// Hq2x
module Hq2x #(parameter LENGTH = 16, parameter HALF_DEPTH = 1, parameter DWIDTH = HALF_DEPTH ? 11 : 23)
(
	input             clk,
	input             ce_in,
	input  [DWIDTH:0] inputpixel,
	input             mono,
	input             disable_hq2x,
	input             reset_frame,
	input             reset_line,
	input             ce_out,
	input       [1:0] read_y,
	input             hblank,
	output [DWIDTH:0] outpixel
);
localparam AWIDTH = $clog2(LENGTH)-1;
localparam DWIDTH1 = DWIDTH+1;
function [5:0] hq_table;
	input [7:0] idx;
begin
	case (idx)
		8'd0: hq_table = 6'd19;
		8'd1: hq_table = 6'd19;
		8'd2: hq_table = 6'd26;
		8'd3: hq_table = 6'd11;
		8'd4: hq_table = 6'd19;
		8'd5: hq_table = 6'd19;
		8'd6: hq_table = 6'd26;
		8'd7: hq_table = 6'd11;
		8'd8: hq_table = 6'd23;
		8'd9: hq_table = 6'd15;
		8'd10: hq_table = 6'd47;
		8'd11: hq_table = 6'd35;
		8'd12: hq_table = 6'd23;
		8'd13: hq_table = 6'd15;
		8'd14: hq_table = 6'd55;
		8'd15: hq_table = 6'd39;
		8'd16: hq_table = 6'd19;
		8'd17: hq_table = 6'd19;
		8'd18: hq_table = 6'd26;
		8'd19: hq_table = 6'd58;
		8'd20: hq_table = 6'd19;
		8'd21: hq_table = 6'd19;
		8'd22: hq_table = 6'd26;
		8'd23: hq_table = 6'd58;
		8'd24: hq_table = 6'd23;
		8'd25: hq_table = 6'd15;
		8'd26: hq_table = 6'd35;
		8'd27: hq_table = 6'd35;
		8'd28: hq_table = 6'd23;
  ...
Size: ~7000 cells after synthesis, roughly 34 I/O pins, about 120000 um2 of cells after synthesis.
clock: 5.54 ns
lec_check: 0
cap_margin: 40
core_margin: 2
core_utilization: 72
place_density: 0.6
setup_slack_margin: -0.27
slew_margin: 20
run.sh (not shown) runs the stock make flow with config.mk's settings and CLKGATE_MAP_FILE=.
The starting point reached the layout checks and failed them: negative setup slack.
Change:
--- a/flow/config.mk
+++ b/flow/config.mk
@@ -7,7 +7,6 @@
 export LEC_CHECK = 0
-export CAP_MARGIN = 40
+export CAP_MARGIN = 20
 export CORE_MARGIN = 2
-export CORE_UTILIZATION = 72
+export CORE_UTILIZATION = 45
 export PLACE_DENSITY = 0.6
-export SETUP_SLACK_MARGIN = -0.27
 export SLEW_MARGIN = 20
==> flow/constraint.sdc (replaced) <==
create_clock -name core_clock -period 7.21 [get_ports {clk}]
set_input_delay 1.4420 -clock core_clock [delete_from_list [all_inputs] [get_ports {clk}]]
set_output_delay 1.4420 -clock core_clock [all_outputs]
set_load 0.01 [all_outputs]
Effect:
- The new run went through all stages and came out clean
- area after synthesis does not change
- routed wire length fell by 24%
- clock-buffer cell count is higher by 16
- power falls by 31%
- first-iteration DRC count falls by 51%
- sequential share of layout area climbs by 2.5 points
- worst hold slack gains 0.0035 ns
- design area is lower by 4.1%
- via count decreases by 15%
- die area grows by 59%
- clock power fell by 24%
Change:
--- a/flow/config.mk
+++ b/flow/config.mk
@@ -9,3 +9,4 @@
 export CORE_MARGIN = 2
-export CORE_UTILIZATION = 45
+export CORE_UTILIZATION = 65
+export MAX_ROUTING_LAYER = met4
 export PLACE_DENSITY = 0.6
==> flow/constraint.sdc (replaced) <==
create_clock -name core_clock -period 6.31 [get_ports {clk}]
set_input_delay 1.2620 -clock core_clock [delete_from_list [all_inputs] [get_ports {clk}]]
set_output_delay 1.2620 -clock core_clock [all_outputs]
set_load 0.01 [all_outputs]
Result: The changed run passed the timing, DRC and antenna checks; setup slack got worse by 0.23 ns; combinational power climbs by 27%; sequential share of layout area is about the same; global-route usage grows by 11 points; core utilization rose by 23 points; register-to-register slack got worse by 0.23 ns; fmax increases by 11%; clock power went up by about 10%; cell count decreases by 8.7%; synthesized cell count is unchanged; wire length rises by 0.90%.

* * *

Hq2x again, from the RTL that the note above started with.
clock: 8.0 ns
lec_check: 0
cap_margin: 20
core_margin: 2
core_utilization: 24
cts_cluster_diameter: 62
max_routing_layer: met4
setup_slack_margin: 1.64
slew_margin: 20
tns_end_percent: 10
Change:
Settings changed: CORE_UTILIZATION 24 to 40, CTS_CLUSTER_DIAMETER 62 to 137, MAX_ROUTING_LAYER met4 to unset, TNS_END_PERCENT 10 to unset.
Result: Area after synthesis stays the same. Synthesized cell count does not change. Register-to-register slack improves by 60 ps. Clock power stays flat. Core utilization rises by 18 points. Total power climbs by 1.4%. Non-clock buffer count went down by 1. Hold slack loses 7.0 ps. Cell count came out lower by 19%. Wire length is lower by about 2%.
Change:
Settings changed: CORE_UTILIZATION 40 to 45, CTS_CLUSTER_DIAMETER 137 to unset, PLACE_DENSITY set to 0.6, SETUP_SLACK_MARGIN 1.64 to unset.
Sequential power stays flat.
Final cell count shrinks by 4.1%.
Utilization grows by 4.8 points.
Hold slack degrades by 7.2 ps.
Worst setup slack degrades by 920 ps.
Change:
Settings changed: CORE_UTILIZATION 45 to 70.
Clock period 8.0 ns to 5.4 ns, I/O delays scaled along.
The new run completed and failed the layout checks on negative setup slack.
Final cell count goes down by about 7%.
Worst setup slack gets worse by 1600 ps.
Wire length goes up by about 16%.
Clock-buffer cell count goes up by 7.
Power goes up by about 60%.
Via count goes up by about 12%.
Die area goes down by 35%.
First-iteration DRC count goes up by about 60%.

* * *

wip/delta:
Hq2x again, from the RTL that the note above started with.
export LEC_CHECK = 0
export ABC_AREA = 0
export CAP_MARGIN = 15
export CELL_PAD_IN_SITES_DETAIL_PLACEMENT = 2
export CELL_PAD_IN_SITES_GLOBAL_PLACEMENT = 0
export CORE_ASPECT_RATIO = 0.98
export CORE_MARGIN = 10
export CORE_UTILIZATION = 22
export CTS_CLUSTER_DIAMETER = 241
export GPL_ROUTABILITY_DRIVEN = 1
export GPL_TIMING_DRIVEN = 1
export HOLD_SLACK_MARGIN = 0.28
export MAX_ROUTING_LAYER = met4
export MIN_ROUTING_LAYER = met2
export PLACE_DENSITY_LB_ADDON = 0.15
export SLEW_MARGIN = 15
export TNS_END_PERCENT = 90
create_clock -name core_clock -period 4.25 [get_ports {clk}]
Although it ran to completion, wip/delta produced a layout that fails the final checks because of setup timing.
Input-level comparison between wip/raven and wip/delta:
diff --git a/flow/config.mk b/flow/config.mk
--- a/flow/config.mk
+++ b/flow/config.mk
@@ -13,11 +13,12 @@
 export CORE_MARGIN = 10
 export CORE_UTILIZATION = 22
-export CTS_CLUSTER_DIAMETER = 241
-export GPL_ROUTABILITY_DRIVEN = 1
-export GPL_TIMING_DRIVEN = 1
+export CTS_CLUSTER_DIAMETER = 110
+export GPL_ROUTABILITY_DRIVEN = 0
+export GPL_TIMING_DRIVEN = 0
 export HOLD_SLACK_MARGIN = 0.28
 export MAX_ROUTING_LAYER = met4
 export MIN_ROUTING_LAYER = met2
 export PLACE_DENSITY_LB_ADDON = 0.15
+export SETUP_SLACK_MARGIN = -0.12
 export SLEW_MARGIN = 15
 export TNS_END_PERCENT = 90
==> flow/constraint.sdc <==
create_clock -name core_clock -period 5.35 [get_ports {clk}]
set_input_delay 1.0700 -clock core_clock [delete_from_list [all_inputs] [get_ports {clk}]]
set_output_delay 1.0700 -clock core_clock [all_outputs]
set_load 0.01 [all_outputs]
The layout from wip/raven, despite a flow that completed every stage, fails the layout checks, with the failing checks listed as setup timing. From wip/delta to wip/raven the numbers moved as follows: detailed-route wire length moved up; overall via count from detail_route moved down. | final critical delay including setup and external delays | lower: wip/delta |. Number of global-route vias before repair, wip/raven vs wip/delta: down by a few percent. Share of total power in combinational logic (higher): wip/delta. The clock network latency to the later pin of the worst-skew pair on wip/delta is in line with that on wip/raven. wip/raven: non-clock buffer count lower than wip/delta.
--- input diff wip/raven..wip/lagoon ---
==> flow/config.mk <==
export PLATFORM = sky130hd
export DESIGN_NAME = Hq2x
export DESIGN_NICKNAME = Hq2x
export VERILOG_FILES = /design/flow/design.v
export SDC_FILE = /design/flow/constraint.sdc
export NUM_CORES = 4
export LEC_CHECK = 0
export CAP_MARGIN = 20
export CORE_MARGIN = 2
export CORE_UTILIZATION = 62
export PLACE_DENSITY = 0.6
export SLEW_MARGIN = 20
==> flow/constraint.sdc <==
create_clock -name core_clock -period 7.03 [get_ports {clk}]
set_input_delay 1.4060 -clock core_clock [delete_from_list [all_inputs] [get_ports {clk}]]
set_output_delay 1.4060 -clock core_clock [all_outputs]
set_load 0.01 [all_outputs]
## What came out
- What the final checks of wip/raven revealed, after a flow that finished every stage, was a layout that fails on setup timing.
- wip/lagoon | stages: all done | timing, DRC, antenna: all pass
- Layer with the highest usage after global routing: met1 -> wip/lagoon, met3 -> wip/raven
- wip/lagoon ended up with met5 as its uppermost layer routed; wip/raven ended up with met4.
- The reported net switching power reported for wip/lagoon is smaller than that of wip/raven by 45%.
- wip/lagoon supports a lower top clock frequency than wip/raven.
- From wip/raven to wip/lagoon the numbers moved as follows: design area now sits lower, count of cell instances traversed by the critical path now sits lower, non-clock buffer count in the final layout now sits lower, power drawn by the clock network now sits lower.
- wip/lagoon vs wip/raven on clock skew: wip/lagoon is the lower one.
Edits applied to the flow inputs when going from wip/lagoon to wip/pepper:
diff --git a/flow/config.mk b/flow/config.mk
--- a/flow/config.mk
+++ b/flow/config.mk
@@ -8,5 +8,6 @@
 export CAP_MARGIN = 20
 export CORE_MARGIN = 2
-export CORE_UTILIZATION = 62
+export CORE_UTILIZATION = 72
+export CTS_CLUSTER_DIAMETER = 258
 export PLACE_DENSITY = 0.6
 export SLEW_MARGIN = 20
==> flow/constraint.sdc <==
create_clock -name core_clock -period 4.01 [get_ports {clk}]
set_input_delay 0.8020 -clock core_clock [delete_from_list [all_inputs] [get_ports {clk}]]
set_output_delay 0.8020 -clock core_clock [all_outputs]
set_load 0.01 [all_outputs]
Notes after the runs:
Status wip/pepper: flow complete, layout not clean - setup timing
wip/lagoon: full flow OK, the timing, DRC and antenna checks passed
flip-flop to flip-flop as the type of the most critical hold path was reported by wip/lagoon, and input pin to flip-flop by wip/pepper.
In the flow results for wip/pepper and wip/lagoon, the hold slack is smaller on wip/lagoon.
The run with more routed wire is wip/pepper, not wip/lagoon.
Delta(switching portion of total power, wip/pepper - wip/lagoon) > 0
The lower final area of wip/pepper and wip/lagoon is in wip/lagoon.
Comparing the two runs side by side, wip/pepper comes out ahead of wip/lagoon on post-route minimum period.
Of wip/pepper and wip/lagoon, wip/pepper shows the higher HPWL after detailed placement, with wip/lagoon below it.
When the final numbers for wip/pepper and wip/lagoon were put side by side, the worst setup slack turned out to be smaller in wip/pepper.
Diff wip/lagoon -> wip/pepper | total die area | down by more than 10%
For wip/harbor, these inputs were changed with respect to wip/pepper:
diff --git a/flow/config.mk b/flow/config.mk
--- a/flow/config.mk
+++ b/flow/config.mk
@@ -6,8 +6,12 @@
 export NUM_CORES = 4
 export LEC_CHECK = 0
+export ABC_AREA = 1
 export CAP_MARGIN = 20
+export CORE_ASPECT_RATIO = 1.32
 export CORE_MARGIN = 2
 export CORE_UTILIZATION = 72
 export CTS_CLUSTER_DIAMETER = 258
-export PLACE_DENSITY = 0.6
-export SLEW_MARGIN = 20
+export CTS_CLUSTER_SIZE = 10
+export PLACE_DENSITY_LB_ADDON = 0.18
+export SETUP_SLACK_MARGIN = 0.52
+export SLEW_MARGIN = 0
## What came out
In the reports for wip/harbor and wip/pepper, the smaller via density per instance belongs to wip/harbor. Against wip/pepper, well tap count in wip/harbor rose by a few percent. Summary of the comparison: critical path arrival is lower in wip/harbor, relative to wip/pepper. Standard cell with the maximum stage delay on the critical path: sky130_fd_sc_hd__edfxtp_1 -> wip/harbor, sky130_fd_sc_hd__or4b_4 -> wip/pepper. The final report for wip/harbor shows a completed flow and a layout that fails verification, specifically setup timing. Period utilization (wip/harbor over wip/pepper): decrease, 13 points. Worst setup path startpoint: cyc[1]$_SDFFCE_PP0P_ -> wip/harbor, cyc[0]$_SDFFCE_PP0P_ -> wip/pepper. Logic share of the area in wip/harbor is 0.40 points lower than in wip/pepper. Shortest period the worst path allows, wip/harbor and wip/pepper, lower one = wip/harbor. wip/harbor ends up with a minimum setup slack in the final design that is 510 ps higher than in wip/pepper. Compare wip/harbor and wip/pepper | chip area in the Yosys report higher: wip/harbor. The higher internal power summed over all cells came out of wip/harbor. Min post-route standard cell area excluding fillers across wip/harbor and wip/pepper: wip/pepper. A dominant combinational cell family by area after synthesis of AND-OR/OR-AND gates is what wip/harbor shows, while multiplexers belongs to wip/pepper.
Input-level comparison between wip/indigo and wip/harbor:
==> flow/config.mk <==
export PLATFORM = sky130hd
export DESIGN_NAME = Hq2x
export DESIGN_NICKNAME = Hq2x
export VERILOG_FILES = /design/flow/design.v
export SDC_FILE = /design/flow/constraint.sdc
export NUM_CORES = 4
export LEC_CHECK = 0
export ABC_AREA = 0
export CAP_MARGIN = 40
export CORE_MARGIN = 2
export CORE_UTILIZATION = 72
export CTS_CLUSTER_DIAMETER = 396
export CTS_CLUSTER_SIZE = 17
export PLACE_DENSITY = 0.95
export SETUP_SLACK_MARGIN = -0.3
export SLEW_MARGIN = 40
Notes after the runs:
Of the two values seen for largest family of logic cells by area, AND-OR/OR-AND gates was produced by wip/harbor and multiplexers by wip/indigo. wip/harbor finished all stages; layout check result: FAIL, due to setup timing. wip/indigo got as far as global routing, where a tool error ended the run. From wip/harbor to wip/indigo the numbers moved as follows: net count entering floorplan moved down; synthesized area moved down; fraction of synthesized area in multiplexers moved up.
Power is estimated from default activity; no workload was simulated.
